==> run a: inputs <==
Design processing_fsm, start of the top module:
module processing_fsm(clock, reset, start_signal, size, done, 
                            buf_0_write_en, buf_1_write_en, error_buf_write_en,
                            buf_0_w_data, buf_1_w_data, error_mem_w_data,
                            buf_0_r_data, buf_1_r_data, error_mem_r_data,
                            buf_0_addr, buf_1_addr, error_mem_addr, buf_sel);
clock: 4.34 ns
lec_check: 0
abc_area: 1
cap_margin: 0
core_aspect_ratio: 0.92
core_margin: 2
core_utilization: 72
cts_cluster_diameter: 42
gpl_timing_driven: 1
hold_slack_margin: -0.09
max_routing_layer: met5
min_routing_layer: met1
place_density: 0.36
setup_slack_margin: 0.09
slew_margin: 25
tns_end_percent: 5
run.sh (not shown) runs the stock make flow with config.mk's settings and CLKGATE_MAP_FILE=.
==> run b: changes against run a <==
ABC_AREA = not set   (was 1)
CAP_MARGIN = 20   (was 0)
CORE_ASPECT_RATIO = not set   (was 0.92)
CORE_UTILIZATION = 33   (was 72)
CTS_CLUSTER_DIAMETER = not set   (was 42)
HOLD_SLACK_MARGIN = not set   (was -0.09)
PLACE_DENSITY = not set   (was 0.36)
PLACE_DENSITY_LB_ADDON = 0.19   (was not set)
SLEW_MARGIN = 20   (was 25)
TNS_END_PERCENT = 70   (was 5)
==> flow/constraint.sdc (replaced) <==
create_clock -name core_clock -period 6.49 [get_ports {clock}]
set_input_delay 1.2980 -clock core_clock [delete_from_list [all_inputs] [get_ports {clock}]]
set_output_delay 1.2980 -clock core_clock [all_outputs]
set_load 0.01 [all_outputs]
==> comparison table <==
metric	run a	run b
Register-to-Register Path Depth	14	17
Tap cells	422	931
Endpoint arrival time on the critical path	5010 ps	5850 ps
Post-synthesis sequential area ratio	26.5%	27.0%
Run status	failed layout checks	complete, no violations
Reasons for failing layout checks	negative setup slack	-
Clock input transition at the sequential cells of the worst setup and hold paths	50 ps	60 ps
Flop share of the area	23.0%	24.1%
Floorplan die height	177 um	268 um
Pin count of the biggest net entering global routing	97	133
Slew at the pin closest to its max-slew limit	1050 ps	1080 ps
Total global routing track utilization	53.2%	19.1%
Tool Warnings	41	39
Non-clock inverter total of the final layout	521	296
Core occupancy in the finished layout	84.0%	37.5%

==> inputs of trial 33 <==
processing_fsm again, from the RTL that the note above started with.
export LEC_CHECK = 0
export ABC_AREA = 1
export CAP_MARGIN = 0
export CORE_ASPECT_RATIO = 0.92
export CORE_MARGIN = 2
export CORE_UTILIZATION = 72
export CTS_CLUSTER_DIAMETER = 42
export GPL_TIMING_DRIVEN = 1
export MAX_ROUTING_LAYER = met5
export MIN_ROUTING_LAYER = met1
export PLACE_DENSITY = 0.82
export SETUP_SLACK_MARGIN = 0.09
export SLEW_MARGIN = 25
export TNS_END_PERCENT = 5
create_clock -name core_clock -period 4.34 [get_ports {clock}]
==> inputs of trial 54, as changes to trial 33 <==
ABC_AREA = unset   (was 1)
CAP_MARGIN = 20   (was 0)
CORE_ASPECT_RATIO = unset   (was 0.92)
CORE_UTILIZATION = 40   (was 72)
CTS_CLUSTER_DIAMETER = unset   (was 42)
GPL_TIMING_DRIVEN = unset   (was 1)
MAX_ROUTING_LAYER = unset   (was met5)
MIN_ROUTING_LAYER = unset   (was met1)
PLACE_DENSITY = unset   (was 0.82)
SETUP_SLACK_MARGIN = unset   (was 0.09)
SLEW_MARGIN = 20   (was 25)
TNS_END_PERCENT = unset   (was 5)
==> flow/constraint.sdc (replaced) <==
create_clock -name core_clock -period 5.51 [get_ports {clock}]
set_input_delay 1.1020 -clock core_clock [delete_from_list [all_inputs] [get_ports {clock}]]
set_output_delay 1.1020 -clock core_clock [all_outputs]
set_load 0.01 [all_outputs]
==> inputs of build 72, as changes to trial 33 <==
CAP_MARGIN = 20   (was 0)
CORE_ASPECT_RATIO = unset   (was 0.92)
CTS_CLUSTER_DIAMETER = unset   (was 42)
GPL_TIMING_DRIVEN = unset   (was 1)
MAX_ROUTING_LAYER = unset   (was met5)
MIN_ROUTING_LAYER = unset   (was met1)
PLACE_DENSITY = 0.36   (was 0.82)
SETUP_SLACK_MARGIN = unset   (was 0.09)
SLEW_MARGIN = 20   (was 25)
TNS_END_PERCENT = 10   (was 5)
==> flow/constraint.sdc (replaced) <==
create_clock -name core_clock -period 3.08 [get_ports {clock}]
set_input_delay 0.6160 -clock core_clock [delete_from_list [all_inputs] [get_ports {clock}]]
set_output_delay 0.6160 -clock core_clock [all_outputs]
set_load 0.01 [all_outputs]
==> comparison <==
- Build 72 finished with hold timing, setup timing left. Trial 33 reached the layout checks and failed them: setup timing. Trial 54 passed the timing, design-rule and antenna checks.
- In synthesized area, trial 33 and build 72 do not differ.
- In synthesized cell count, build 72 and trial 33 do not differ.
- Non-clock buffer count: trial 54 < trial 33 < build 72.
- Wire length, lowest first: trial 54, trial 33, build 72.
- The lowest critical path depth belongs to trial 54, the highest to build 72.
- Worst setup slack, lowest first: build 72, trial 33, trial 54.
- The highest cell count belongs to build 72, the lowest to trial 54.
- Count of clock-buffer cells in the layout: build 72 < trial 54 < trial 33.
- In trial 33 the worst hold slack is better than in build 72, by 0.17 ns.
- Sequential share of layout area, highest first: trial 54, trial 33, build 72.
- Clock skew, highest first: trial 33, build 72, trial 54.
